--- flow/config.mk ---
export PLATFORM = sky130hd
export DESIGN_NAME = lms_core
export DESIGN_NICKNAME = lms_core
export VERILOG_FILES = /design/flow/design.v
export SDC_FILE = /design/flow/constraint.sdc
export NUM_CORES = 4
export LEC_CHECK = 0
export ABC_AREA = 1
export CAP_MARGIN = 20
export CORE_MARGIN = 2
export CORE_UTILIZATION = 72
export CTS_CLUSTER_DIAMETER = 250
export CTS_CLUSTER_SIZE = 96
export SETUP_SLACK_MARGIN = 1.07
export SLEW_MARGIN = 20
export TNS_END_PERCENT = 15
--- flow/constraint.sdc ---
create_clock -name core_clock -period 4.74 [get_ports {clk}]
set_input_delay 0.9480 -clock core_clock [delete_from_list [all_inputs] [get_ports {clk}]]
set_output_delay 0.9480 -clock core_clock [all_outputs]
set_load 0.01 [all_outputs]
--- flow/design.v ---
`timescale 1ns / 1ps
module lms_core #(
    parameter WIDTH = 16,
    parameter FRAC  = 8
)(
    input wire clk,
    input wire rst,
    input wire start,
    input wire signed [WIDTH-1:0] x_in,
    input wire signed [WIDTH-1:0] d_in,
    output reg signed [WIDTH-1:0] y_out,
    output reg signed [WIDTH-1:0] e_out,
    output reg done
);
    localparam signed [WIDTH-1:0] MU_FIXED = 16'd2; 
    reg signed [WIDTH-1:0] w0, w1, w2, w3, w4, w5, w6, w7;
    reg signed [WIDTH-1:0] x0, x1, x2, x3, x4, x5, x6, x7;
    reg [4:0] bit_idx;       
    reg signed [31:0] acc;       
    reg signed [WIDTH-1:0] w_sum;  
    reg signed [WIDTH-1:0] slice_reg; 
    reg signed [31:0] slice_shifted;
    reg signed [WIDTH-1:0] term0, term1, term2, term3, term4, term5, term6, term7;
    reg [2:0] state;
    localparam IDLE = 0, CALC_OFFSET = 1, CALC_SLICE = 2, CALC_ACC = 3, CALC_E = 4, UPDATE_W = 5;
    function signed [WIDTH-1:0] fixed_mul;
        input signed [WIDTH-1:0] a, b;
        reg signed [2*WIDTH-1:0] res;
        begin
            res = a * b;
            fixed_mul = res >>> FRAC;
        end
    endfunction
    always @(posedge clk) begin
        if (rst) begin
            w0<=0; w1<=0; w2<=0; w3<=0; w4<=0; w5<=0; w6<=0; w7<=0;
            x0<=0; x1<=0; x2<=0; x3<=0; x4<=0; x5<=0; x6<=0; x7<=0;
            y_out <= 0; e_out <= 0; done <= 0;
            state <= IDLE;
        end else begin
            case (state)
                IDLE: begin
                    done <= 0;
                    if (start) begin
                        x7<=x6; x6<=x5; x5<=x4; x4<=x3; x3<=x2; x2<=x1; x1<=x0;
                        x0 <= x_in;
                        state <= CALC_OFFSET;
                    end
                end
                CALC_OFFSET: begin
                    w_sum = w0 + w1 + w2 + w3 + w4 + w5 + w6 + w7;
                    acc <= -w_sum; 
                    bit_idx <= 0; 
                    state <= CALC_SLICE;
                end
                CALC_SLICE: begin
                    if (bit_idx == WIDTH-1) begin
                         slice_reg <= (x0[bit_idx] ? -w0 : w0) + 
                                      (x1[bit_idx] ? -w1 : w1) + 
                                      (x2[bit_idx] ? -w2 : w2) + 
                                      (x3[bit_idx] ? -w3 : w3) + 
                                      (x4[bit_idx] ? -w4 : w4) + 
                                      (x5[bit_idx] ? -w5 : w5) + 
                                      (x6[bit_idx] ? -w6 : w6) + 
                                      (x7[bit_idx] ? -w7 : w7);
                    end else begin
                         slice_reg <= (x0[bit_idx] ? w0 : -w0) + 
                                      (x1[bit_idx] ? w1 : -w1) + 
                                      (x2[bit_idx] ? w2 : -w2) + 
                                      (x3[bit_idx] ? w3 : -w3) + 
                                      (x4[bit_idx] ? w4 : -w4) + 
                                      (x5[bit_idx] ? w5 : -w5) + 
                                      (x6[bit_idx] ? w6 : -w6) + 
                                      (x7[bit_idx] ? w7 : -w7);
                    end
                    state <= CALC_ACC;
                end
                CALC_ACC: begin
                    slice_shifted = {{16{slice_reg[15]}}, slice_reg};
                    acc <= acc + (slice_shifted <<< bit_idx);
                    if (bit_idx == WIDTH-1)
                        state <= CALC_E;
                    else begin
                        bit_idx <= bit_idx + 1;
                        state <= CALC_SLICE;
                    end
                end
                CALC_E: begin
                    y_out <= acc >>> 9;
                    e_out <= d_in - (acc >>> 9);
                    state <= UPDATE_W;
                end
                UPDATE_W: begin
                    term0 = fixed_mul(MU_FIXED, x0);
                    term1 = fixed_mul(MU_FIXED, x1);
                    term2 = fixed_mul(MU_FIXED, x2);
                    term3 = fixed_mul(MU_FIXED, x3);
                    term4 = fixed_mul(MU_FIXED, x4);
                    term5 = fixed_mul(MU_FIXED, x5);
                    term6 = fixed_mul(MU_FIXED, x6);
                    term7 = fixed_mul(MU_FIXED, x7);
                    if (e_out > 0) begin
                        w0 <= w0 + term0; w1 <= w1 + term1; w2 <= w2 + term2; w3 <= w3 + term3;
                        w4 <= w4 + term4; w5 <= w5 + term5; w6 <= w6 + term6; w7 <= w7 + term7;
                    end else if (e_out < 0) begin
                        w0 <= w0 - term0; w1 <= w1 - term1; w2 <= w2 - term2; w3 <= w3 - term3;
                        w4 <= w4 - term4; w5 <= w5 - term5; w6 <= w6 - term6; w7 <= w7 - term7;
                    end
                    done <= 1;
                    state <= IDLE;
                end
            endcase
        end
    end
endmodule
--- flow/run.sh ---
#!/bin/bash
# the make line also repeats each setting of config.mk as NAME=value (left out here)
make -C /OpenROAD-flow-scripts/flow DESIGN_CONFIG=/design/flow/config.mk WORK_HOME=/design/flow/orfs CLKGATE_MAP_FILE= finish
==> flow_summary.toml, run 1 <==
# flow metrics
[yosys]
yosys.area_share.xor_xnor_pct = 7.10
yosys_most_used_dff = "dfxtp_1"
ys_area_mm2 = 0.0355
ys.flops = 341
synthArstFlopShare_pct = 0
synth_top_cell_by_count = "nand2_1"
top_cells_by_count = "nand2_1 (959), inv_1 (801), o21ai_0 (720), a21oi_1 (442), nor2_1 (349)"
top_area_share_pct = 16.6
synth.logic.top_family = "adder cells"
mux_area_share_pct = 0.0563
topCellsByArea = "dfxtp_1 (17%), fa_1 (15%), o21ai_0 (10%)"
synth_nets = 5632
synthesis.area_mm2 = 0.0355
ys_sh_aoi_pct = 19.6
yosysWarnings = 1
yosysCellCount = 5110
synth_cells = 5110
avgSynthCellArea_um2 = 6.95
yosys.area.top_type = "dfxtp_1"
synth-edff-count = 46
synthAdderAreaFrac_pct = 22.8
synth_cell_type_count = 55
yosysSeqAreaShare_pct = 20.5
ys_sh_simple_pct = 18.8

[floorplan]
die_area_mm2 = 0.0511
rows = 81
floorplan.core_util_pct = 72.7
core_area_mm2 = 0.0488
die_h_um = 226
die_w_um = 226
ioPinCount = 68

[run_status]
stop_error = "[ERROR GRT-0232] Routing congestion too high. Check the congestion heatmap in the GUI."
last-stage-reached = "5_1_grt"
status = "did not finish"

[global_routing]
grt_overflow = 269
grt_use_total_pct = 81.6

[cts]
cts_made_buffers = 7
clockBufferDepth = 3
cts_root_buf = "clkbuf_16"
cts_sinks = 341
h-tree-depth = 1
cts_hold_buffers = 0

[placement]
io_buffers = 67
place_hpwl_um = 108000
gp_congestion = 1.19
place_inst = 6389
## through the flow
step | area [µm²] | hold slack [ns] | setup slack [ns]
after CTS | 44300 | 0.497 | -1.07
after detailed placement | 42300 | 0.462 | -1.29
after global placement | 42300 | 0.455 | -1.10
after floorplan | 36000 | 0.436 | -0.701
## per-layer routing
metal | overflow | GRT usage [%]
met1 | 12 | 82.5
met3 | 10 | 70.8
met2 | 134 | 95.3
met4 | 112 | 75.3
met5 | 1 | 45.4
## repair_timing
item,4_1_cts
gates resized,418
setup buffers,44
pin swaps,155
setup endpoints to repair,88
gates cloned,8
==> run 2: changes to the inputs <==
- CELL_PAD_IN_SITES_DETAIL_PLACEMENT: not set -> 0
- CELL_PAD_IN_SITES_GLOBAL_PLACEMENT: not set -> 2
- CORE_ASPECT_RATIO: not set -> 0.71
- CORE_UTILIZATION: 72 -> 37
- CTS_CLUSTER_DIAMETER: 250 -> not set
- CTS_CLUSTER_SIZE: 96 -> 50
- GPL_ROUTABILITY_DRIVEN: not set -> 0
- GPL_TIMING_DRIVEN: not set -> 1
- HOLD_SLACK_MARGIN: not set -> 0.06
- MIN_ROUTING_LAYER: not set -> met1
- PLACE_DENSITY_LB_ADDON: not set -> 0.08
- SETUP_SLACK_MARGIN: 1.07 -> not set
- SLEW_MARGIN: 20 -> 15
- TNS_END_PERCENT: 15 -> 55
- clock period: 4.74 -> 6.67 ns (I/O delays scaled with it)
==> flow_summary.toml, run 2 <==
# generated from flow reports
[run_status]
status = "finished clean"

[yosys]
mux_area_share_pct = 0.0563
ys.flops = 341
top_area_share_pct = 16.6
avgSynthCellArea_um2 = 6.95
synth.logic.top_family = "adder cells"
synth_nets = 5632
yosys.area.top_type = "dfxtp_1"
synthArstFlopShare_pct = 0
top_cells_by_count = "nand2_1 (959), inv_1 (801), o21ai_0 (720), a21oi_1 (442), nor2_1 (349)"
ys_sh_simple_pct = 18.8
synth_cells = 5110
ys_area_mm2 = 0.0355
ys_sh_aoi_pct = 19.6
synth_top_cell_by_count = "nand2_1"
synth-edff-count = 46
synthesis.area_mm2 = 0.0355
yosys_most_used_dff = "dfxtp_1"
topCellsByArea = "dfxtp_1 (17%), fa_1 (15%), o21ai_0 (10%)"
synth_cell_type_count = 55
yosysCellCount = 5110
yosysSeqAreaShare_pct = 20.5
synthAdderAreaFrac_pct = 22.8
yosysWarnings = 1
yosys.area_share.xor_xnor_pct = 7.10

[worst_setup_path]
rr_startpoint = "bit_idx[0]$_SDFFCE_PN0P_"
r2r_end = "slice_reg[15]$_DFFE_PP_"
cp-end-kind = "flip-flop"
max_stage_delay_ns = 0.58
reg2reg_depth = 31
crit_arrival_ns = 6.77
cp-startpoint = "bit_idx[0]$_SDFFCE_PN0P_"
start_kind = "flip-flop"
cp_slowest_cell = "fa_1"
timing.critical_path.buf_inv = 10
crit_end = "slice_reg[15]$_DFFE_PP_"
reg2reg_slack_ns = 0.29
crit_family = "adder cells"
crit_top_cell = "nand2_1"
cp.depth = 31
cp.required_ns = 7.05
critPathKind = "reg -> reg"
path_max_fanout = 29

[flow_run]
tool_warnings = 35
drv_cap = 0

[final_timing]
fin_ws_ns = 0.285
tightestPinTransition_ns = 1.11
slew_headroom_pct = 24.9
min_period_over_period_pct = 95.7
hold_viol_final = 0
fin_setup_tns_ns = 0
grt_setup_unrepaired = "yes"
period_needed_ns = 6.38
max_freq_mhz = 157
worst_hold_slack_ns = 0.471
fin_skew_ns = 0.0474
setup_viol_count_final = 0
slew_violations = 0

[detailed_routing]
drt_iter0_markers = 3323
ant_nets = 0
via_per_inst = 5.30
drt-total-wl_um = 149000
drc = 0
vias = 34400
routed.top_layer = "met4"
dr_wl_met2_um = 53300
firstDrtPassIters = 6
wirelength_met1_um = 78600
dr_wl_met3_um = 15000
wire_per_inst_um = 23.0

[cts]
cts_made_buffers = 43
clockBufferDepth = 3
clkTransAtPathRegs_ns = 0.06
insertion_delay_ns = 0.63
cts_root_buf = "clkbuf_16"
tritoncts = "built"
cts_hold_buffers = 0
h-tree-depth = 2
cts_sinks = 341

[floorplan]
floorplan.core_util_pct = 37.5
die_area_mm2 = 0.0986
core_area_mm2 = 0.0949
rows = 95
die_w_um = 372
ioPinCount = 68
die_h_um = 265

[placement]
place_hpwl_um = 125000
place_inst = 6402
io_buffers = 67
dp_slack_ns = 0.0120
placed_cell_area_mm2 = 0.0383

[cells_and_area]
fin_cells = 6487
area_growth_pct = 12.2
utilization_pct = 42.0
stdcell_area_mm2 = 0.0399
layout.nets = 5712

[hold_path]
min_to = "x3[3]$_SDFFE_PP0P_"
min_path_type = "reg -> reg"
min_path_cells = 2
hp-start = "x3[3]$_SDFFE_PP0P_"

[pwr]
p_leak_nw = 19.5
vdd_drop_max_uv = 202
pg_comb_mw = 2.38
p_seq_share_pct = 31.1
cellPowerDensity_mw_per_mm2 = 180
total_power_mw = 7.19
pg_clk_mw = 2.57
clockPowerShare_pct = 35.8
p_int_mw = 4.48
power_leader = "clock"
combPwrFrac_pct = 33.1
swShare_pct = 37.6
switchingPower_mw = 2.71
seq_cell_power_mw = 2.24

[global_routing]
grt_pass1_vias = 31400
grt_use_total_pct = 29.9
grt_overflow = 0
grt_max_degree = 124
grt_antenna_before_repair = 2
grt_pass1_wl_um = 217000
run 2: metal layers:
| layer | up-vias | GRT usage, % |
|---|---|---|
| met5 | - | 0 |
| met4 | 0 | 4.50 |
| met3 | 100 | 6.43 |
| met2 | 1294 | 37.7 |
| met1 | 16300 | 50.3 |
| li1 | 16700 | - |
run 2: repair_timing:
| action | 4_1_cts | 5_1_grt |
|---|---|---|
| resized | 0 | 42 |
| buffers inserted | 0 | 4 |
| endpoints found under the hold margin | 0 | 0 |
| setup endpoints to repair | 0 | 6 |
run 2: final cells by class:
type	instances	area [µm²]
Antenna cell	3	7.51
Clock buffer	60	1230
Clock inverter	18	239
Fill cell	10200	55000
Inverter	824	3120
Multi-Input combinational cell	3748	24400
Sequential cell	341	7290
Tap cell	1261	1580
Timing Repair Buffer	232	2000
==> run 3: changes to the inputs <==
- ABC_AREA: 1 -> not set
- CELL_PAD_IN_SITES_DETAIL_PLACEMENT: 0 -> 2
- CELL_PAD_IN_SITES_GLOBAL_PLACEMENT: 2 -> 3
- CORE_ASPECT_RATIO: 0.71 -> 0.8
- CORE_UTILIZATION: 37 -> 40
- CTS_CLUSTER_DIAMETER: not set -> 125
- CTS_CLUSTER_SIZE: 50 -> 89
- GPL_ROUTABILITY_DRIVEN: 0 -> not set
- GPL_TIMING_DRIVEN: 1 -> 0
- HOLD_SLACK_MARGIN: 0.06 -> not set
- MAX_ROUTING_LAYER: not set -> met4
- MIN_ROUTING_LAYER: met1 -> met2
- PLACE_DENSITY_LB_ADDON: 0.08 -> not set
- SETUP_SLACK_MARGIN: not set -> 1.16
- SLEW_MARGIN: 15 -> 25
- TNS_END_PERCENT: 55 -> not set
- clock period: 6.67 -> 7.55 ns (I/O delays scaled with it)
==> flow_summary.toml, run 3 <==
# flow metrics
[yosys]
ys_area_mm2 = 0.0354
yosys.area.top_type = "dfxtp_1"
synth_nets = 4925
ys.flops = 341
yosysWarnings = 1
topCellsByArea = "dfxtp_1 (17%), fa_1 (15%), xnor2_1 (8.7%)"
synthArstFlopShare_pct = 0
top_cells_by_count = "nand2_1 (637), inv_1 (472), a21oi_1 (465), xnor2_1 (350), nor2_1 (325)"
ys_sh_simple_pct = 18.6
yosysSeqAreaShare_pct = 20.6
ys_sh_aoi_pct = 14.6
synth_cells = 4403
synthAdderAreaFrac_pct = 22.9
synth_top_cell_by_count = "nand2_1"
avgSynthCellArea_um2 = 8.04
top_area_share_pct = 16.7
yosys.area_share.xor_xnor_pct = 11.0
synth_cell_type_count = 68
synthesis.area_mm2 = 0.0354
yosys_most_used_dff = "dfxtp_1"
synth-edff-count = 46
yosysCellCount = 4403
mux_area_share_pct = 5.04
synth.logic.top_family = "adder cells"

[floorplan]
ioPinCount = 68
die_h_um = 270
core_area_mm2 = 0.0876
rows = 97
die_w_um = 337
floorplan.core_util_pct = 40.4
die_area_mm2 = 0.0909

[placement]
gp_congestion = 1.09
place_hpwl_um = 140000
place_inst = 5660
placed_cell_area_mm2 = 0.0377
io_buffers = 67

[cts]
cts_root_buf = "clkbuf_16"
cts_made_buffers = 14
clockBufferDepth = 3
h-tree-depth = 1
cts_sinks = 341

[global_routing]
grt_overflow = 308
grt_use_total_pct = 71.2

[run_status]
stop_error = "[ERROR GRT-0116] Global routing finished with congestion. Check the congestion regions in the DRC Viewer."
last-stage-reached = "5_1_grt"
status = "did not finish"
## run 3: routing by layer
metal  GRT overflow  track usage (%)
met1              -                -
met2              8             77.1
met3            285             88.2
met4             15             30.4
met5              -                -
## run 3: timing repair
| item | in CTS |
|---|---|
| setup endpoints to repair | 34 |
| gates resized | 158 |
| pin swaps | 73 |
| setup buffers | 44 |
| hold buffers | 0 |
## run 3: through the flow
step / worst slack [ns] / total power [mW]
floorplan: 1.14 / 2.20
global placement: -0.979 / 2.37
CTS: 0.344 / 3.62
detailed placement: -0.974 / 2.39
==> run 4: changes to the inputs <==
- CELL_PAD_IN_SITES_DETAIL_PLACEMENT: 2 -> not set
- CELL_PAD_IN_SITES_GLOBAL_PLACEMENT: 3 -> not set
- CORE_ASPECT_RATIO: 0.8 -> not set
- CTS_CLUSTER_DIAMETER: 125 -> not set
- CTS_CLUSTER_SIZE: 89 -> not set
- GPL_TIMING_DRIVEN: 0 -> not set
- MAX_ROUTING_LAYER: met4 -> not set
- MIN_ROUTING_LAYER: met2 -> not set
- SETUP_SLACK_MARGIN: 1.16 -> not set
- SLEW_MARGIN: 25 -> 20
- clock period: 7.55 -> 8.0 ns (I/O delays scaled with it)
==> flow_summary.toml, run 4 <==
# generated from flow reports
[floorplan]
core_area_mm2 = 0.0881
ioPinCount = 68
die_area_mm2 = 0.0909
rows = 109
floorplan.core_util_pct = 40.2
die_h_um = 301
die_w_um = 301

[final_timing]
tightestPinTransition_ns = 1.12
min_period_over_period_pct = 90.8
setup_viol_count_final = 0
fin_setup_tns_ns = 0
grt_setup_unrepaired = "no"
period_needed_ns = 7.26
slew_headroom_pct = 25.1
slew_violations = 0
max_freq_mhz = 138
hold_viol_final = 0
fin_skew_ns = 0.0337

[cells_and_area]
logic_area_mm2 = 0.0256
regArea_mm2 = 0.00729
stdcell_area_mm2 = 0.0388
layout.nets = 4895
area_growth_pct = 9.59
fillers = 8957
utilization_pct = 44.0

[yosys]
synth_nets = 4925
ys_sh_aoi_pct = 14.6
synth_cell_type_count = 68
top_cells_by_count = "nand2_1 (637), inv_1 (472), a21oi_1 (465), xnor2_1 (350), nor2_1 (325)"
avgSynthCellArea_um2 = 8.04
synth_cells = 4403
top_area_share_pct = 16.7
synth.logic.top_family = "adder cells"
yosys_most_used_dff = "dfxtp_1"
yosysCellCount = 4403
synthAdderAreaFrac_pct = 22.9
synth-edff-count = 46
yosys.area.top_type = "dfxtp_1"
synthArstFlopShare_pct = 0
yosysWarnings = 1
ys_area_mm2 = 0.0354
yosys.area_share.xor_xnor_pct = 11.0
topCellsByArea = "dfxtp_1 (17%), fa_1 (15%), xnor2_1 (8.7%)"
synthesis.area_mm2 = 0.0354
mux_area_share_pct = 5.04
ys_sh_simple_pct = 18.6
yosysSeqAreaShare_pct = 20.6
ys.flops = 341
synth_top_cell_by_count = "nand2_1"

[flow_run]
tool_warnings = 28
drv_cap = 0

[worst_setup_path]
max_stage_delay_ns = 0.94
crit_top_cell = "fa_1"
crit_family = "adder cells"
crit_arrival_ns = 7.58
reg2reg_slack_ns = 0.74
rr_startpoint = "bit_idx[3]$_SDFFCE_PN0P_"
critPathKind = "reg -> reg"
path_cells = "mux4_2 -> mux4_2 -> a31oi_1 -> xnor2_1 -> fa_1 -> fa_1 -> fa_1 -> inv_1 -> fa_1 -> inv_1 -> ha_1 -> a211oi_1 -> o21ai_0 -> o31ai_1 -> nand4b_1 -> a31oi_1 -> a21o_1 -> a21oi_1 -> xor2_1 -> a211oi_2"
path_max_fanout = 31
reg2reg_depth = 20
cp_slowest_cell = "edfxtp_1"
cp.required_ns = 8.32
start_kind = "flip-flop"
timing.critical_path.buf_inv = 2
r2r_end = "slice_reg[15]$_DFFE_PP_"
crit_end = "slice_reg[15]$_DFFE_PP_"
cp-end-kind = "flip-flop"
cp-startpoint = "bit_idx[3]$_SDFFCE_PN0P_"
cp.depth = 20

[cts]
cts_root_buf = "clkbuf_16"
h-tree-depth = 2
clkTransAtPathRegs_ns = 0.06
tritoncts = "built"
insertion_delay_ns = 0.60
cts_hold_buffers = 0
postCtsSetupBuffers = 0
cts_sinks = 341
cts_made_buffers = 44
clockBufferDepth = 3
cts-resized-gates = 0

[placement]
io_buffers = 67
placed_cell_area_mm2 = 0.0372
gp_congestion = 0.943
place_hpwl_um = 85300

[pwr]
p_seq_share_pct = 40.9
swShare_pct = 25.7
power_leader = "clock"
vdd_drop_max_uv = 151
combPwrFrac_pct = 8.4
cellPowerDensity_mw_per_mm2 = 112
pg_comb_mw = 0.366
clockPowerShare_pct = 50.7
switchingPower_mw = 1.12
seq_cell_power_mw = 1.77
p_leak_nw = 15.9
pg_clk_mw = 2.20
p_int_mw = 3.22

[run_status]
status = "finished clean"

[global_routing]
grt_pass1_wl_um = 166000
grt_max_degree = 178
grt_overflow = 0
grt_antenna_before_repair = 0
grt_use_total_pct = 23.3
grt_pass1_vias = 28900

[detailed_routing]
ant_nets = 0
drt-total-wl_um = 108000
antennaDiodeCount = 0
drc = 0
drt_iter0_markers = 2247
vias = 30200
wire_per_inst_um = 19.3
firstDrtPassIters = 5
via_per_inst = 5.42

[hold_path]
min_path_cells = 2
min_to = "x7[1]$_SDFFE_PP0P_"
min_path_type = "reg -> reg"
hp-start = "x7[1]$_SDFFE_PP0P_"
## run 4: layer usage
layer	share of wire [%]	GRT usage [%]	vias up
li1	-	-	14700
met1	44	31.5	14600
met2	48	39.5	814
met3	5.4	2.38	129
met4	2.6	6.24	0
met5	0	0	-
## run 4: final cells by class
type	instances	share of cell area, %
clock buffer	64	3.43
sequential	341	18.8
multi-input combinational	3394	66.0
timing repair buffer	116	2.72
tap	1165	3.76
inverter	476	4.61
clock inverter	18	0.694
## run 4: stage by stage
stage / std cells / worst slack (ns) / hold WS (ns) / total power [mW]
5_1_grt: 5574 / 0.359 / 0.467 / 4.47
4_1_cts: 5574 / 0.724 / 0.456 / 4.38
3_5_place_dp: 5492 / 0.753 / 0.447 / 2.17
6_report: 5574 / 0.736 / 0.453 / 4.33
2_1_floorplan: 4403 / 1.24 / 0.429 / 2.07
3_3_place_gp: 5492 / 0.825 / 0.445 / 2.17
==> run 5: changes to the inputs <==
- CORE_UTILIZATION: 40 -> 59
- clock period: 8.0 -> 4.31 ns (I/O delays scaled with it)
==> flow_summary.toml, run 5 <==
# generated from flow reports
[flow_run]
tool_warnings = 31
drv_cap = 0

[worst_setup_path]
crit_end = "slice_reg[14]$_DFFE_PP_"
crit_top_cell = "fa_2"
crit_family = "adder cells"
rr_startpoint = "bit_idx[0]$_SDFFCE_PN0P_"
max_stage_delay_ns = 0.63
r2r_end = "slice_reg[14]$_DFFE_PP_"
cp.required_ns = 4.65
path_max_fanout = 9
timing.critical_path.buf_inv = 8
cp_slowest_cell = "mux4_2"
crit_arrival_ns = 6.91
cp.depth = 27
start_kind = "flip-flop"
reg2reg_slack_ns = -2.27
cp-end-kind = "flip-flop"
reg2reg_depth = 27
critPathKind = "reg -> reg"
cp-startpoint = "bit_idx[0]$_SDFFCE_PN0P_"

[cts]
cts_sinks = 341
cts_hold_buffers = 0
cts_made_buffers = 42
clockBufferDepth = 3
h-tree-depth = 2
insertion_delay_ns = 0.60
tritoncts = "built"
clkTransAtPathRegs_ns = 0.07
cts_root_buf = "clkbuf_16"

[yosys]
topCellsByArea = "dfxtp_1 (17%), fa_1 (15%), xnor2_1 (8.7%)"
yosysCellCount = 4403
yosys.area_share.xor_xnor_pct = 11.0
ys_sh_aoi_pct = 14.6
top_area_share_pct = 16.7
yosys_most_used_dff = "dfxtp_1"
avgSynthCellArea_um2 = 8.04
synthAdderAreaFrac_pct = 22.9
synthArstFlopShare_pct = 0
synth_nets = 4925
yosys.area.top_type = "dfxtp_1"
ys_sh_simple_pct = 18.6
synthesis.area_mm2 = 0.0354
yosysWarnings = 1
top_cells_by_count = "nand2_1 (637), inv_1 (472), a21oi_1 (465), xnor2_1 (350), nor2_1 (325)"
synth_cell_type_count = 68
ys.flops = 341
ys_area_mm2 = 0.0354
synth.logic.top_family = "adder cells"
synth_top_cell_by_count = "nand2_1"
mux_area_share_pct = 5.04
synth-edff-count = 46
synth_cells = 4403
yosysSeqAreaShare_pct = 20.6

[pwr]
pg_clk_mw = 3.61
cellPowerDensity_mw_per_mm2 = 171
total_power_mw = 7.75
swShare_pct = 26.8
switchingPower_mw = 2.08
clockPowerShare_pct = 46.5
vdd_drop_max_uv = 340
pg_comb_mw = 0.873
seq_cell_power_mw = 3.27
power_leader = "clock"
combPwrFrac_pct = 11.3
p_int_mw = 5.67
p_leak_nw = 20.1
p_seq_share_pct = 42.2

[placement]
place_hpwl_um = 97300
gp_congestion = 0.983
place_inst = 5870
io_buffers = 67
dp_slack_ns = -2.28
placed_cell_area_mm2 = 0.0428

[final_timing]
setup_viol_count_final = 37
tightestPinTransition_ns = 0.969
worst_hold_slack_ns = 0.460
slew_headroom_pct = 35.4
fin_skew_ns = 0.0308
min_period_over_period_pct = 153
grt_setup_unrepaired = "yes"
fin_setup_tns_ns = -48.12
fin_ws_ns = -2.27
period_needed_ns = 6.58
hold_viol_final = 0
slew_violations = 0
max_freq_mhz = 152

[global_routing]
grt_pass1_vias = 34000
grt_pass1_wl_um = 188000
grt_antenna_before_repair = 1
grt_use_total_pct = 38.8
grt_max_degree = 86
grt_overflow = 0

[detailed_routing]
drt_iter0_markers = 3111
drt-total-wl_um = 122000
drc = 0
via_per_inst = 5.74
vias = 34400
firstDrtPassIters = 6
ant_nets = 0
antennaDiodeCount = 0
wire_per_inst_um = 20.3

[cells_and_area]
layout.nets = 5701
fin_cells = 5981
utilization_pct = 76.5
area_growth_pct = 27.8
stdcell_area_mm2 = 0.0452

[floorplan]
die_w_um = 249
floorplan.core_util_pct = 59.9
ioPinCount = 68
rows = 89
die_h_um = 249
die_area_mm2 = 0.0620
core_area_mm2 = 0.0591

[hold_path]
min_to = "x7[6]$_SDFFE_PP0P_"
min_path_cells = 2
hp-start = "x7[6]$_SDFFE_PP0P_"
min_path_type = "reg -> reg"

[run_status]
so_faults = "setup timing"
status = "finished with violations"
## run 5: timing repair
item | CTS | global route
gates resized | 100 | 27
endpoints found under the setup margin | 36 | 39
buffers inserted | 24 | 6
pin swaps | 43 | 20
endpoints found under the hold margin | 0 | 0
cloned | 8 | 0
## run 5: per-layer routing
metal | vias up | routed length [µm] | part of all wire, % | GRT usage (%)
met2 | 1357 | 55500 | 46 | 63.1
li1 | 16300 | - | - | -
met4 | 0 | 4700 | 3.9 | 14.2
met1 | 16500 | 50800 | 42 | 52.8
met5 | - | 0 | 0 | 0
met3 | 243 | 10600 | 8.7 | 5.40
## run 5: cell type report
type,count,area (µm²)
repair buffers,922,7500
well taps,773,967
flip-flops and latches,341,7320
fillers,4545,13900
clock inverters,21,244
clock buffers,52,1150
inverters,476,1790
multi-input cells,3396,26300
==> run 6: changes to the inputs <==
- CORE_UTILIZATION: 59 -> 64
- SETUP_SLACK_MARGIN: not set -> 1.22
- clock period: 4.31 -> 4.65 ns (I/O delays scaled with it)
==> flow_summary.toml, run 6 <==
# generated from flow reports
[worst_setup_path]
path_max_fanout = 21
cp_slowest_cell = "mux4_2"
r2r_end = "slice_reg[15]$_DFFE_PP_"
rr_startpoint = "bit_idx[0]$_SDFFCE_PN0P_"
max_stage_delay_ns = 0.65
cp.depth = 25
start_kind = "flip-flop"
cp.required_ns = 4.99
reg2reg_slack_ns = -2.01
cp-end-kind = "flip-flop"
critPathKind = "reg -> reg"
crit_end = "slice_reg[15]$_DFFE_PP_"
crit_arrival_ns = 7.00
crit_family = "adder cells"
reg2reg_depth = 25
cp-startpoint = "bit_idx[0]$_SDFFCE_PN0P_"
crit_top_cell = "fa_1"
timing.critical_path.buf_inv = 7

[yosys]
synth.logic.top_family = "adder cells"
yosys.area_share.xor_xnor_pct = 11.0
synth_cells = 4403
ys.flops = 341
ys_sh_aoi_pct = 14.6
top_area_share_pct = 16.7
synthAdderAreaFrac_pct = 22.9
topCellsByArea = "dfxtp_1 (17%), fa_1 (15%), xnor2_1 (8.7%)"
yosys_most_used_dff = "dfxtp_1"
synth_cell_type_count = 68
yosysSeqAreaShare_pct = 20.6
yosysWarnings = 1
mux_area_share_pct = 5.04
top_cells_by_count = "nand2_1 (637), inv_1 (472), a21oi_1 (465), xnor2_1 (350), nor2_1 (325)"
synth_nets = 4925
yosys.area.top_type = "dfxtp_1"
ys_sh_simple_pct = 18.6
yosysCellCount = 4403
synth_top_cell_by_count = "nand2_1"
ys_area_mm2 = 0.0354
synthesis.area_mm2 = 0.0354
synthArstFlopShare_pct = 0
synth-edff-count = 46
avgSynthCellArea_um2 = 8.04

[cts]
cts_sinks = 341
tritoncts = "built"
h-tree-depth = 2
clkTransAtPathRegs_ns = 0.07
cts_made_buffers = 41
insertion_delay_ns = 0.61
clockBufferDepth = 3
cts_root_buf = "clkbuf_16"

[placement]
io_buffers = 67
place_inst = 5681
place_hpwl_um = 95200
gp_congestion = 1.04

[hold_path]
min_to = "x7[5]$_SDFFE_PP0P_"
min_path_cells = 2
min_path_type = "reg -> reg"
hp-start = "x7[5]$_SDFFE_PP0P_"

[global_routing]
grt_overflow = 0
grt_pass1_vias = 33700
grt_pass1_wl_um = 188000
grt_use_total_pct = 42.6
grt_max_degree = 81
grt_antenna_before_repair = 2

[pwr]
pg_clk_mw = 3.64
clockPowerShare_pct = 48.4
total_power_mw = 7.53
swShare_pct = 27.3
vdd_drop_max_uv = 279
seq_cell_power_mw = 3.03
combPwrFrac_pct = 11.4
switchingPower_mw = 2.06
pg_comb_mw = 0.858
p_leak_nw = 20.6
cellPowerDensity_mw_per_mm2 = 159
power_leader = "clock"
p_seq_share_pct = 40.2
p_int_mw = 5.47

[detailed_routing]
wire_per_inst_um = 23.1
ant_nets = 0
drc = 0
vias = 37000
firstDrtPassIters = 6
drt_iter0_markers = 4268
drt-total-wl_um = 136000
via_per_inst = 6.26

[run_status]
so_faults = "setup timing"
status = "finished with violations"

[final_timing]
tightestPinTransition_ns = 1.06
fin_skew_ns = 0.0173
period_needed_ns = 6.66
grt_setup_unrepaired = "yes"
fin_ws_ns = -2.01
slew_violations = 0
hold_viol_final = 0
min_period_over_period_pct = 143
setup_viol_count_final = 35
slew_headroom_pct = 28.7
fin_setup_tns_ns = -37.35
max_freq_mhz = 150

[floorplan]
die_w_um = 239
floorplan.core_util_pct = 64.5
die_area_mm2 = 0.0572
ioPinCount = 68
rows = 86
die_h_um = 239
core_area_mm2 = 0.0549

[cells_and_area]
fillers = 3007
fin_cells = 5901
layout.nets = 5684
utilization_pct = 86.3
area_growth_pct = 33.7

[flow_run]
tool_warnings = 31
drv_cap = 0
[run 6: per-layer routing]
| metal | vias to the layer above | wire, µm | global-route usage [%] |
|---|---|---|---|
| li1 | 16300 | - | - |
| met1 | 17600 | 51200 | 56.9 |
| met2 | 2467 | 60800 | 68.0 |
| met3 | 587 | 16000 | 7.81 |
| met4 | 2 | 8460 | 18.1 |
| met5 | - | 13 | 0 |
[run 6: stage by stage]
| stage | instance area [µm²] | worst slack, ns | hold WS [ns] |
|---|---|---|---|
| after global routing | 47300 | -2.14 | 0.478 |
| after CTS | 44500 | -1.84 | 0.455 |
| final | 47300 | -2.01 | 0.458 |
| after detailed placement | 41800 | -2.00 | 0.447 |
| after global placement | 41800 | -1.87 | 0.441 |
| after floorplan | 35700 | -1.76 | 0.429 |
[run 6: repair_timing]
item,CTS,global route
hold endpoints to repair,0,0
resized,195,414
setup buffers,34,95
endpoints found under the setup margin,116,115
pin swaps,138,349
hold buffers,0,0
cloned,4,9
[run 6: layout make-up]
cell class	instances	area (µm²)	area share [%]
diodes	2	5.00	0.0106
repair buffers	907	7700	16.3
inverters	476	1800	3.80
clock buffers	52	1170	2.47
well taps	704	881	1.86
clock inverters	24	339	0.716
multi-input cells	3395	28100	59.4
flip-flops and latches	341	7330	15.5
==> run 7: changes to the inputs <==
- ABC_AREA: not set -> 1
- CAP_MARGIN: 20 -> 0
- CORE_ASPECT_RATIO: not set -> 0.91
- CORE_UTILIZATION: 64 -> 72
- CTS_CLUSTER_DIAMETER: not set -> 54
- CTS_CLUSTER_SIZE: not set -> 93
- MAX_ROUTING_LAYER: not set -> met4
- PLACE_DENSITY: not set -> 0.42
- SETUP_SLACK_MARGIN: 1.22 -> 0.51
- TNS_END_PERCENT: not set -> 75
- clock period: 4.65 -> 6.18 ns (I/O delays scaled with it)
==> flow_summary.toml, run 7 <==
# generated from flow reports
[run_status]
status = "finished with violations"
so_faults = "setup timing"

[yosys]
synth_cells = 5110
synth.logic.top_family = "adder cells"
synth_top_cell_by_count = "nand2_1"
top_cells_by_count = "nand2_1 (959), inv_1 (801), o21ai_0 (720), a21oi_1 (442), nor2_1 (349)"
synth_nets = 5632
yosys.area_share.xor_xnor_pct = 7.10
synthAdderAreaFrac_pct = 22.8
synthArstFlopShare_pct = 0
ys_sh_aoi_pct = 19.6
ys.flops = 341
ys_area_mm2 = 0.0355
mux_area_share_pct = 0.0563
yosysWarnings = 1
synthesis.area_mm2 = 0.0355
synth-edff-count = 46
yosys.area.top_type = "dfxtp_1"
avgSynthCellArea_um2 = 6.95
yosys_most_used_dff = "dfxtp_1"
ys_sh_simple_pct = 18.8
yosysCellCount = 5110
top_area_share_pct = 16.6
synth_cell_type_count = 55
yosysSeqAreaShare_pct = 20.5
topCellsByArea = "dfxtp_1 (17%), fa_1 (15%), o21ai_0 (10%)"

[floorplan]
floorplan.core_util_pct = 73.0
rows = 77
ioPinCount = 68
die_w_um = 237
die_h_um = 216
die_area_mm2 = 0.0511
core_area_mm2 = 0.0487

[worst_setup_path]
crit_end = "slice_reg[14]$_DFFE_PP_"
cp-end-kind = "flip-flop"
cp-startpoint = "bit_idx[0]$_SDFFCE_PN0P_"
max_stage_delay_ns = 0.64
reg2reg_slack_ns = -0.31
cp.depth = 30
reg2reg_depth = 30
cp_slowest_cell = "fa_2"
crit_family = "adder cells"
crit_arrival_ns = 6.86
timing.critical_path.buf_inv = 7
path_max_fanout = 14
critPathKind = "reg -> reg"
cp.required_ns = 6.54
r2r_end = "slice_reg[14]$_DFFE_PP_"
rr_startpoint = "bit_idx[0]$_SDFFCE_PN0P_"
start_kind = "flip-flop"

[flow_run]
drv_cap = 0
tool_warnings = 35

[final_timing]
grt_setup_unrepaired = "yes"
hold_viol_final = 0
tightestPinTransition_ns = 1.10
period_needed_ns = 6.49
slew_violations = 0
fin_skew_ns = 0.0303
max_freq_mhz = 154
min_period_over_period_pct = 105
fin_ws_ns = -0.312
slew_headroom_pct = 25.8
setup_viol_count_final = 3

[pwr]
p_leak_nw = 20.6
switchingPower_mw = 3.38
total_power_mw = 8.27
p_int_mw = 4.90
combPwrFrac_pct = 39.1
clockPowerShare_pct = 31.6
pg_comb_mw = 3.24
vdd_drop_max_uv = 243
cellPowerDensity_mw_per_mm2 = 198
p_seq_share_pct = 29.3
seq_cell_power_mw = 2.42
power_leader = "combinational cells"
swShare_pct = 40.8
pg_clk_mw = 2.61

[placement]
place_hpwl_um = 102000
io_buffers = 67
gp_congestion = 1.17
dp_slack_ns = -0.150

[detailed_routing]
dr_wl_met3_um = 25500
routed.top_layer = "met4"
wire_per_inst_um = 24.1
drc = 0
vias = 40000
drt-total-wl_um = 145000
firstDrtPassIters = 13
drt_iter0_markers = 7128
dr_wl_met2_um = 56500
wirelength_met1_um = 48800
ant_nets = 0
via_per_inst = 6.65

[hold_path]
hp-start = "done$_SDFFE_PP0P_"
min_path_type = "reg -> reg"
min_path_cells = 2
min_to = "done$_SDFFE_PP0P_"

[cells_and_area]
logic_area_mm2 = 0.0254
layout.nets = 5865
fillers = 2833
regArea_mm2 = 0.00731
area_growth_pct = 17.3

[cts]
h-tree-depth = 2
cts_hold_buffers = 0
cts_made_buffers = 39
clockBufferDepth = 3
cts_sinks = 341
cts_root_buf = "clkbuf_16"
insertion_delay_ns = 0.62
clkTransAtPathRegs_ns = 0.08
tritoncts = "built"

[global_routing]
grt_pass1_wl_um = 204000
grt_pass1_vias = 36100
grt_overflow = 0
grt_antenna_before_repair = 6
grt_use_total_pct = 53.5
grt_max_degree = 110
==> run 7: stage by stage <==
step           instances  util (%)   TNS (ns)  hold WS (ns)  area, µm²
6_report            6013      85.7     -0.641         0.470      41700
5_1_grt             6013      85.7      -1.17         0.480      41700
4_1_cts             5972      83.5          0         0.467      40600
3_5_place_dp        5866      78.5     -0.498         0.457      38200
3_3_place_gp        5866      78.5  -0.000971         0.452      38200
2_1_floorplan       5110         -          0         0.436      35500
==> run 7: area by class of cell <==
cell class | count | share of cell area, %
Clock inverter | 29 | 0.903
Tap cell | 632 | 1.90
Inverter | 824 | 7.58
Antenna cell | 7 | 0.0420
Clock buffer | 43 | 2.43
Multi-Input combinational cell | 3748 | 60.9
Sequential cell | 341 | 17.5
Timing Repair Buffer | 389 | 8.70
==> run 7: what timing repair did <==
action,CTS,global route
resized,217,258
endpoints found under the setup margin,19,24
gates cloned,6,5
buffers inserted,28,29
pin swaps,72,137
==> run 7: metal layers <==
layer	global-route usage [%]	vias to the layer above
li1	-	17000
met1	65.5	18000
met2	73.7	3722
met3	19.8	1226
met4	35.2	0
met5	-	-
==> run 8: changes to the inputs <==
- CAP_MARGIN: 0 -> 20
- CORE_ASPECT_RATIO: 0.91 -> 1.2
- CORE_MARGIN: 2 -> 4
- CORE_UTILIZATION: 72 -> 29
- CTS_CLUSTER_SIZE: 93 -> not set
- GPL_ROUTABILITY_DRIVEN: not set -> 0
- GPL_TIMING_DRIVEN: not set -> 0
- MAX_ROUTING_LAYER: met4 -> met5
- MIN_ROUTING_LAYER: not set -> met2
- PLACE_DENSITY: 0.42 -> not set
- PLACE_DENSITY_LB_ADDON: not set -> 0.11
- SETUP_SLACK_MARGIN: 0.51 -> 0.98
- TNS_END_PERCENT: 75 -> not set
- clock period: 6.18 -> 5.26 ns (I/O delays scaled with it)
==> flow_summary.toml, run 8 <==
# generated from flow reports
[yosys]
yosys.area.top_type = "dfxtp_1"
mux_area_share_pct = 0.0563
synth_top_cell_by_count = "nand2_1"
ys_sh_simple_pct = 18.8
yosysCellCount = 5110
ys_area_mm2 = 0.0355
synth.logic.top_family = "adder cells"
synthArstFlopShare_pct = 0
avgSynthCellArea_um2 = 6.95
ys.flops = 341
yosys_most_used_dff = "dfxtp_1"
yosys.area_share.xor_xnor_pct = 7.10
ys_sh_aoi_pct = 19.6
top_cells_by_count = "nand2_1 (959), inv_1 (801), o21ai_0 (720), a21oi_1 (442), nor2_1 (349)"
synthesis.area_mm2 = 0.0355
top_area_share_pct = 16.6
topCellsByArea = "dfxtp_1 (17%), fa_1 (15%), o21ai_0 (10%)"
yosysSeqAreaShare_pct = 20.5
synth_nets = 5632
synth_cell_type_count = 55
synth-edff-count = 46
synthAdderAreaFrac_pct = 22.8
synth_cells = 5110
yosysWarnings = 1

[floorplan]
floorplan.core_util_pct = 29.2
rows = 140
die_h_um = 391
core_area_mm2 = 0.122
ioPinCount = 68
die_area_mm2 = 0.128
die_w_um = 328

[pwr]
vdd_drop_max_uv = 266
pg_comb_mw = 3.65
seq_cell_power_mw = 2.84
combPwrFrac_pct = 35.1
swShare_pct = 39.1
power_leader = "clock"
switchingPower_mw = 4.06
p_int_mw = 6.33
pg_clk_mw = 3.90
p_leak_nw = 20.7
p_seq_share_pct = 27.3
clockPowerShare_pct = 37.5
cellPowerDensity_mw_per_mm2 = 234

[cells_and_area]
fin_cells = 7090
layout.nets = 5897
area_growth_pct = 24.8

[hold_path]
hp-start = "done$_SDFFE_PP0P_"
min_path_type = "reg -> reg"
min_to = "done$_SDFFE_PP0P_"
min_path_cells = 2

[worst_setup_path]
cp-end-kind = "flip-flop"
timing.critical_path.buf_inv = 13
cp-startpoint = "bit_idx[0]$_SDFFCE_PN0P_"
rr_startpoint = "bit_idx[0]$_SDFFCE_PN0P_"
cp_slowest_cell = "fa_1"
reg2reg_slack_ns = -1.36
cp.depth = 33
cp.required_ns = 5.66
start_kind = "flip-flop"
path_max_fanout = 10
reg2reg_depth = 33
critPathKind = "reg -> reg"
r2r_end = "slice_reg[15]$_DFFE_PP_"
crit_family = "adder cells"
crit_arrival_ns = 7.03
max_stage_delay_ns = 0.54
crit_end = "slice_reg[15]$_DFFE_PP_"

[global_routing]
grt_antenna_before_repair = 9
grt_pass1_wl_um = 244000
grt_overflow = 0
grt_pass1_vias = 53800
grt_use_total_pct = 39.8
grt_max_degree = 21

[final_timing]
period_needed_ns = 6.62
max_freq_mhz = 151
fin_ws_ns = -1.36
grt_setup_unrepaired = "yes"
hold_viol_final = 0
slew_headroom_pct = 12.4
setup_viol_count_final = 24
min_period_over_period_pct = 126
slew_violations = 0
fin_skew_ns = 0.0501
worst_hold_slack_ns = 0.462
tightestPinTransition_ns = 1.31

[cts]
tritoncts = "built"
h-tree-depth = 2
clkTransAtPathRegs_ns = 0.05
cts_root_buf = "clkbuf_16"
cts_hold_buffers = 0
insertion_delay_ns = 0.71
cts_made_buffers = 55
cts_sinks = 341
clockBufferDepth = 3

[placement]
dp_slack_ns = -2.21
io_buffers = 66
place_inst = 6812
place_hpwl_um = 137000

[detailed_routing]
drt-total-wl_um = 173000
vias = 50900
via_per_inst = 7.18
wire_per_inst_um = 24.4
drc = 0
drt_iter0_markers = 12600
firstDrtPassIters = 15
ant_nets = 0

[run_status]
status = "finished with violations"
so_faults = "setup timing"

[flow_run]
drv_cap = 0
tool_warnings = 30
-- run 8: layout make-up --
cell class / count / area [µm²]
Fill cell: 13100 / 77200
Multi-Input combinational cell: 3748 / 26100
Sequential cell: 341 / 7410
Inverter: 824 / 3240
Tap cell: 1633 / 2040
Timing Repair Buffer: 207 / 2010
Buffer: 197 / 1590
Clock buffer: 69 / 1530
Clock inverter: 34 / 364
Antenna cell: 36 / 90.1
Timing Repair inverter: 1 / 8.76
-- run 8: timing repair --
action / 4_1_cts / 5_1_grt
buffers inserted: 88 / 43
pin swaps: 128 / 97
gates cloned: 5 / 2
endpoints found under the setup margin: 157 / 82
gates resized: 488 / 223
-- run 8: metal layers --
| metal | vias to the layer above | wire length [µm] | global-route usage (%) |
|---|---|---|---|
| met4 | 80 | 26000 | 13.5 |
| met2 | 14300 | 78800 | 47.0 |
| met5 | - | 3250 | 22.1 |
| met3 | 1996 | 65100 | 49.2 |
| met1 | 17600 | 0 | - |
| li1 | 17000 | - | - |
-- run 8: metrics by stage --
stage          area (µm²)  total power, mW  setup TNS (ns)  utilization, %
4_1_cts             43100             10.0           -9.64            35.5
2_1_floorplan       36200             4.91          -0.318               -
5_1_grt             44300             10.8          -17.02            36.4
3_5_place_dp        39000             5.91          -58.04            32.1
3_3_place_gp        38900             5.91          -61.49            32.0
6_report            44300             10.4          -12.23            36.5
==> run 9: changes to the inputs <==
- CAP_MARGIN: 20 -> 0
- CORE_ASPECT_RATIO: 1.2 -> not set
- CORE_MARGIN: 4 -> 2
- CORE_UTILIZATION: 29 -> 72
- CTS_CLUSTER_DIAMETER: 54 -> 59
- GPL_ROUTABILITY_DRIVEN: 0 -> not set
- GPL_TIMING_DRIVEN: 0 -> not set
- MAX_ROUTING_LAYER: met5 -> met4
- MIN_ROUTING_LAYER: met2 -> not set
- PLACE_DENSITY: not set -> 0.36
- PLACE_DENSITY_LB_ADDON: 0.11 -> not set
- SETUP_SLACK_MARGIN: 0.98 -> -0.1
- clock period: 5.26 -> 5.63 ns (I/O delays scaled with it)
==> flow_summary.toml, run 9 <==
# generated from flow reports
[final_timing]
grt_setup_unrepaired = "yes"
tightestPinTransition_ns = 1.16
max_freq_mhz = 149
fin_ws_ns = -1.07
slew_headroom_pct = 22.7
min_period_over_period_pct = 119
hold_viol_final = 0
fin_skew_ns = 0.0215
slew_violations = 0
setup_viol_count_final = 24
period_needed_ns = 6.70
fin_setup_tns_ns = -10.01

[yosys]
topCellsByArea = "dfxtp_1 (17%), fa_1 (15%), o21ai_0 (10%)"
synth.logic.top_family = "adder cells"
synth_cells = 5110
top_area_share_pct = 16.6
yosys.area_share.xor_xnor_pct = 7.10
mux_area_share_pct = 0.0563
synthAdderAreaFrac_pct = 22.8
yosysSeqAreaShare_pct = 20.5
ys_sh_aoi_pct = 19.6
ys_area_mm2 = 0.0355
synth_nets = 5632
ys_sh_simple_pct = 18.8
synth-edff-count = 46
top_cells_by_count = "nand2_1 (959), inv_1 (801), o21ai_0 (720), a21oi_1 (442), nor2_1 (349)"
yosys_most_used_dff = "dfxtp_1"
yosysCellCount = 5110
ys.flops = 341
yosysWarnings = 1
synthesis.area_mm2 = 0.0355
synth_top_cell_by_count = "nand2_1"
yosys.area.top_type = "dfxtp_1"
avgSynthCellArea_um2 = 6.95
synth_cell_type_count = 55
synthArstFlopShare_pct = 0

[detailed_routing]
firstDrtPassIters = 13
drc = 0
vias = 40900
ant_nets = 0
wire_per_inst_um = 23.6
via_per_inst = 6.56
drt_iter0_markers = 7120
drt-total-wl_um = 147000

[cells_and_area]
area_growth_pct = 20.2
layout.nets = 6030
fillers = 2733

[placement]
io_buffers = 67
dp_slack_ns = -0.580
place_hpwl_um = 101000
gp_congestion = 1.16

[worst_setup_path]
r2r_end = "slice_reg[14]$_DFFE_PP_"
crit_end = "slice_reg[14]$_DFFE_PP_"
crit_arrival_ns = 7.08
critPathKind = "reg -> reg"
timing.critical_path.buf_inv = 6
rr_startpoint = "bit_idx[0]$_SDFFCE_PN0P_"
cp.required_ns = 6.01
cp_slowest_cell = "fa_1"
cp-end-kind = "flip-flop"
max_stage_delay_ns = 0.57
reg2reg_depth = 29
start_kind = "flip-flop"
path_max_fanout = 12
cp.depth = 29
cp-startpoint = "bit_idx[0]$_SDFFCE_PN0P_"
reg2reg_slack_ns = -1.07
crit_family = "adder cells"

[pwr]
swShare_pct = 40.0
p_int_mw = 5.67
clockPowerShare_pct = 31.6
p_leak_nw = 21.3
vdd_drop_max_uv = 261
cellPowerDensity_mw_per_mm2 = 221
p_seq_share_pct = 28.0
switchingPower_mw = 3.78
combPwrFrac_pct = 40.4
pg_clk_mw = 2.99
pg_comb_mw = 3.82
seq_cell_power_mw = 2.64
power_leader = "combinational cells"

[run_status]
status = "finished with violations"
so_faults = "setup timing"

[cts]
insertion_delay_ns = 0.65
clockBufferDepth = 3
cts_made_buffers = 46
tritoncts = "built"
cts_sinks = 341
h-tree-depth = 2
clkTransAtPathRegs_ns = 0.06
cts_hold_buffers = 0
cts_root_buf = "clkbuf_16"

[global_routing]
grt_max_degree = 99
grt_pass1_wl_um = 209000
grt_overflow = 0
grt_use_total_pct = 55.5
grt_pass1_vias = 37300
grt_antenna_before_repair = 14

[floorplan]
ioPinCount = 68
floorplan.core_util_pct = 72.7
die_h_um = 226
die_w_um = 226
die_area_mm2 = 0.0511
rows = 81
core_area_mm2 = 0.0488

[hold_path]
hp-start = "state[2]$_DFF_P_"
min_to = "state[5]$_DFF_P_"
min_path_cells = 2
min_path_type = "reg -> reg"

[flow_run]
drv_cap = 0
tool_warnings = 30
==> run 9: metal layers <==
metal / routed length [µm] / track usage [%] / up-vias / share of wire, %
li1: - / - / 17400 / -
met1: 48000 / 63.6 / 18400 / 33
met2: 58500 / 79.8 / 3771 / 40
met3: 24500 / 19.7 / 1286 / 17
met4: 16100 / 41.3 / 0 / 11
met5: 0 / - / - / 0
==> run 9: per-stage QoR <==
stage | power, mW | cell area, µm² | cells | hold slack, ns | util (%)
final | 9.45 | 42700 | 6227 | 0.435 | 87.4
after global routing | 9.70 | 42700 | 6224 | 0.452 | 87.4
after CTS | 8.78 | 42200 | 6191 | 0.440 | 86.3
after detailed placement | 5.64 | 39600 | 6075 | 0.423 | 81.0
after global placement | 5.55 | 39600 | 6075 | 0.405 | 81.0
after floorplan | 4.52 | 35500 | 5110 | 0.436 | -
==> run 9: timing repair <==
action,4_1_cts,5_1_grt
setup endpoints to repair,9,25
gates resized,250,121
cloned,6,2
setup buffers,27,14
pin swaps,91,55
==> run 9: layout make-up <==
cell class,instances,area (µm²),area share (%)
antenna,20,50.0,0.117
clock buffer,66,1350,3.16
clock inverter,17,141,0.331
inverter,824,3150,7.37
multi-input combinational,3748,25200,58.9
sequential,341,7290,17.1
tap,664,831,1.94
timing repair buffer,546,4730,11.1
timing repair inverter,1,7.51,0.0176
==> run 10: changes to the inputs <==
- ABC_AREA: 1 -> not set
- CAP_MARGIN: 0 -> 20
- CTS_CLUSTER_DIAMETER: 59 -> not set
- MAX_ROUTING_LAYER: met4 -> not set
- PLACE_DENSITY: 0.36 -> 0.67
- SETUP_SLACK_MARGIN: -0.1 -> 1.21
- clock period: 5.63 -> 7.03 ns (I/O delays scaled with it)
==> flow_summary.toml, run 10 <==
# generated from flow reports
[final_timing]
min_period_over_period_pct = 95.4
fin_setup_tns_ns = 0
grt_setup_unrepaired = "yes"
max_freq_mhz = 149
fin_skew_ns = 0.0420
tightestPinTransition_ns = 1.22
setup_viol_count_final = 0
hold_viol_final = 0
slew_violations = 0
period_needed_ns = 6.70
slew_headroom_pct = 17.8
worst_hold_slack_ns = 0.457

[yosys]
yosysWarnings = 1
top_area_share_pct = 16.7
synthesis.area_mm2 = 0.0354
yosysSeqAreaShare_pct = 20.6
synth.logic.top_family = "adder cells"
avgSynthCellArea_um2 = 8.04
synth_top_cell_by_count = "nand2_1"
top_cells_by_count = "nand2_1 (637), inv_1 (472), a21oi_1 (465), xnor2_1 (350), nor2_1 (325)"
synth_nets = 4925
yosys.area_share.xor_xnor_pct = 11.0
topCellsByArea = "dfxtp_1 (17%), fa_1 (15%), xnor2_1 (8.7%)"
yosys.area.top_type = "dfxtp_1"
mux_area_share_pct = 5.04
ys_area_mm2 = 0.0354
ys.flops = 341
yosys_most_used_dff = "dfxtp_1"
synth-edff-count = 46
ys_sh_aoi_pct = 14.6
synth_cell_type_count = 68
yosysCellCount = 4403
synth_cells = 4403
ys_sh_simple_pct = 18.6
synthArstFlopShare_pct = 0
synthAdderAreaFrac_pct = 22.9

[worst_setup_path]
crit_top_cell = "fa_1"
cp.depth = 22
cp-end-kind = "flip-flop"
max_stage_delay_ns = 0.67
cp_slowest_cell = "mux4_2"
r2r_end = "slice_reg[15]$_DFFE_PP_"
crit_family = "adder cells"
rr_startpoint = "bit_idx[0]$_SDFFCE_PN0P_"
crit_arrival_ns = 7.03
path_max_fanout = 7
reg2reg_slack_ns = 0.33
cp-startpoint = "bit_idx[0]$_SDFFCE_PN0P_"
crit_end = "slice_reg[15]$_DFFE_PP_"
timing.critical_path.buf_inv = 6
start_kind = "flip-flop"
cp.required_ns = 7.36
critPathKind = "reg -> reg"
path_cells = "buf_6 -> buf_12 -> buf_16 -> mux4_2 -> mux4_2 -> bufbuf_16 -> nor2_1 -> xnor2_1 -> fa_1 -> fa_1 -> fa_1 -> inv_1 -> fa_1 -> inv_1 -> ha_1 -> or2_2 -> a21oi_1 -> a31oi_2 -> a21o_1 -> a21oi_2 -> xor2_1 -> a211oi_2"
reg2reg_depth = 22

[global_routing]
grt_use_total_pct = 43.2
grt_pass1_vias = 30900
grt_overflow = 0
grt_antenna_before_repair = 0
grt_pass1_wl_um = 169000
grt_max_degree = 177

[floorplan]
rows = 81
ioPinCount = 68
die_area_mm2 = 0.0509
die_w_um = 226
die_h_um = 226
core_area_mm2 = 0.0487
floorplan.core_util_pct = 72.6

[pwr]
switchingPower_mw = 1.23
pg_comb_mw = 0.470
swShare_pct = 26.4
p_int_mw = 3.44
vdd_drop_max_uv = 251
clockPowerShare_pct = 47.0
cellPowerDensity_mw_per_mm2 = 118
p_leak_nw = 16.4
pg_clk_mw = 2.20
combPwrFrac_pct = 10.0
p_seq_share_pct = 43.0
seq_cell_power_mw = 2.01
power_leader = "clock"

[cts]
clockBufferDepth = 3
insertion_delay_ns = 0.61
cts_sinks = 341
h-tree-depth = 2
clkTransAtPathRegs_ns = 0.06
cts_made_buffers = 40
tritoncts = "built"
cts_root_buf = "clkbuf_16"
cts_hold_buffers = 0

[detailed_routing]
via_per_inst = 6.34
firstDrtPassIters = 6
dr_wl_met3_um = 12800
drc = 0
wire_per_inst_um = 21.7
antennaDiodeCount = 0
vias = 32700
dr_wl_met2_um = 50500
drt_iter0_markers = 3498
ant_nets = 0
drt-total-wl_um = 112000
routed.top_layer = "met4"
wirelength_met1_um = 42400

[run_status]
status = "finished clean"

[flow_run]
tool_warnings = 33
drv_cap = 0

[cells_and_area]
area_growth_pct = 12.2
layout.nets = 4988

[hold_path]
min_path_type = "reg -> reg"
min_to = "x7[0]$_SDFFE_PP0P_"
min_path_cells = 2
hp-start = "x7[0]$_SDFFE_PP0P_"

[placement]
gp_congestion = 1.00
io_buffers = 67
place_hpwl_um = 83300
[run 10: cell type report]
type,count,area [µm²]
Fill cell,3273,9040
Sequential cell,341,7300
Clock inverter,19,278
Tap cell,664,831
Timing Repair Buffer,211,2140
Inverter,476,1800
Clock buffer,53,1100
Multi-Input combinational cell,3396,26300
[run 10: what timing repair did]
item,CTS,global route
endpoints found under the hold margin,0,0
gates cloned,10,0
setup buffers,33,17
pin swaps,77,36
gates resized,109,64
setup endpoints to repair,25,28
[run 10: stage by stage]
step | total power, mW | cells | setup WS, ns | instance area, µm² | utilization (%)
finish | 4.68 | 5160 | 0.326 | 39700 | 81.5
global route | 4.79 | 5160 | 0.180 | 39700 | 81.5
floorplan | 2.36 | 4403 | 0.619 | 35500 | -
global placement | 2.48 | 5028 | 0.336 | 37000 | 75.8
detailed placement | 2.48 | 5028 | 0.232 | 37000 | 75.8
CTS | 4.67 | 5143 | 0.487 | 39300 | 80.7
[run 10: metal layers]
metal	vias up	track usage [%]
met2	1975	69.3
met5	-	0
met4	0	19.6
met3	427	9.02
li1	14900	-
met1	15400	56.3
==> run 11: changes to the inputs <==
- CAP_MARGIN: 20 -> 5
- CTS_CLUSTER_DIAMETER: not set -> 106
- MAX_ROUTING_LAYER: not set -> met4
- PLACE_DENSITY: 0.67 -> 0.66
- SETUP_SLACK_MARGIN: 1.21 -> 0.51
- clock period: 7.03 -> 6.22 ns (I/O delays scaled with it)
==> flow_summary.toml, run 11 <==
# generated from flow reports
[run_status]
status = "finished with violations"
so_faults = "setup timing"

[final_timing]
fin_skew_ns = 0.0198
slew_violations = 0
hold_viol_final = 0
period_needed_ns = 6.58
grt_setup_unrepaired = "yes"
min_period_over_period_pct = 106
slew_headroom_pct = 19.4
setup_viol_count_final = 9
tightestPinTransition_ns = 1.19
max_freq_mhz = 152
fin_ws_ns = -0.364

[cells_and_area]
area_growth_pct = 15.3
stdcell_area_mm2 = 0.0408
utilization_pct = 83.7
layout.nets = 5155

[cts]
clkTransAtPathRegs_ns = 0.07
cts_made_buffers = 40
cts_root_buf = "clkbuf_16"
clockBufferDepth = 3
insertion_delay_ns = 0.60
tritoncts = "built"
cts_sinks = 341
h-tree-depth = 2

[detailed_routing]
firstDrtPassIters = 7
via_per_inst = 6.32
antennaDiodeCount = 0
ant_nets = 0
vias = 33700
drt_iter0_markers = 3581
drc = 0
wire_per_inst_um = 21.7
drt-total-wl_um = 116000

[yosys]
ys_sh_simple_pct = 18.6
yosysWarnings = 1
yosys.area_share.xor_xnor_pct = 11.0
synth_cell_type_count = 68
yosys_most_used_dff = "dfxtp_1"
synthAdderAreaFrac_pct = 22.9
ys_sh_aoi_pct = 14.6
yosysSeqAreaShare_pct = 20.6
synth.logic.top_family = "adder cells"
avgSynthCellArea_um2 = 8.04
synth-edff-count = 46
yosysCellCount = 4403
synthesis.area_mm2 = 0.0354
synth_cells = 4403
topCellsByArea = "dfxtp_1 (17%), fa_1 (15%), xnor2_1 (8.7%)"
synthArstFlopShare_pct = 0
mux_area_share_pct = 5.04
yosys.area.top_type = "dfxtp_1"
ys_area_mm2 = 0.0354
top_area_share_pct = 16.7
synth_top_cell_by_count = "nand2_1"
top_cells_by_count = "nand2_1 (637), inv_1 (472), a21oi_1 (465), xnor2_1 (350), nor2_1 (325)"
synth_nets = 4925
ys.flops = 341

[pwr]
p_int_mw = 3.98
swShare_pct = 26.0
power_leader = "clock"
p_seq_share_pct = 42.1
pg_clk_mw = 2.57
clockPowerShare_pct = 47.8
combPwrFrac_pct = 10.1
switchingPower_mw = 1.40
seq_cell_power_mw = 2.27
vdd_drop_max_uv = 215
cellPowerDensity_mw_per_mm2 = 132
p_leak_nw = 17.3
pg_comb_mw = 0.543

[worst_setup_path]
cp.depth = 26
cp_slowest_cell = "mux4_2"
rr_startpoint = "bit_idx[0]$_SDFFCE_PN0P_"
reg2reg_slack_ns = -0.36
cp.required_ns = 6.56
cp-startpoint = "bit_idx[0]$_SDFFCE_PN0P_"
max_stage_delay_ns = 0.58
start_kind = "flip-flop"
reg2reg_depth = 26
critPathKind = "reg -> reg"
crit_family = "adder cells"
path_max_fanout = 9
cp-end-kind = "flip-flop"
crit_arrival_ns = 6.92
timing.critical_path.buf_inv = 7
r2r_end = "slice_reg[14]$_DFFE_PP_"
crit_end = "slice_reg[14]$_DFFE_PP_"

[placement]
dp_slack_ns = -0.475
gp_congestion = 1.03
place_hpwl_um = 88400
placed_cell_area_mm2 = 0.0384
io_buffers = 67

[hold_path]
min_to = "x7[6]$_SDFFE_PP0P_"
min_path_cells = 2
min_path_type = "reg -> reg"
hp-start = "x6[6]$_SDFFE_PP0P_"

[global_routing]
grt_overflow = 0
grt_max_degree = 133
grt_pass1_wl_um = 175000
grt_use_total_pct = 46.0
grt_pass1_vias = 32700
grt_antenna_before_repair = 0

[flow_run]
drv_cap = 0
tool_warnings = 33

[floorplan]
die_h_um = 226
ioPinCount = 68
floorplan.core_util_pct = 72.6
die_w_um = 226
die_area_mm2 = 0.0509
rows = 81
core_area_mm2 = 0.0487
-- run 11: routing by layer --
layer / wire length [µm] / up-vias / global-route usage, %
li1: - / 15200 / -
met1: 43600 / 15900 / 56.7
met2: 52000 / 2023 / 71.1
met3: 13400 / 479 / 10.5
met4: 6790 / 0 / 22.8
met5: 0 / - / -
-- run 11: what timing repair did --
| item | 4_1_cts | 5_1_grt |
|---|---|---|
| endpoints found under the setup margin | 24 | 26 |
| buffers inserted | 26 | 11 |
| hold buffers | 0 | 0 |
| pin swaps | 55 | 39 |
| resized | 92 | 81 |
| cloned | 1 | 0 |
-- run 11: through the flow --
step / hold WS (ns) / setup TNS (ns) / cells / power (mW)
6_report: 0.467 / -1.88 / 5329 / 5.38
5_1_grt: 0.484 / -3.94 / 5329 / 5.50
4_1_cts: 0.458 / -1.29 / 5318 / 5.37
3_5_place_dp: 0.449 / -2.29 / 5217 / 2.83
3_3_place_gp: 0.439 / -1.28 / 5217 / 2.82
2_1_floorplan: 0.429 / -0.629 / 4403 / 2.67
-- run 11: area by class of cell --
cell class / count / area [µm²]
Clock buffer: 55 / 1150
Clock inverter: 19 / 280
Fill cell: 3142 / 7940
Inverter: 476 / 1790
Multi-Input combinational cell: 3394 / 26200
Sequential cell: 341 / 7320
Tap cell: 664 / 831
Timing Repair Buffer: 380 / 3220
No activity file was given, so power comes from the tool's default toggle rates.
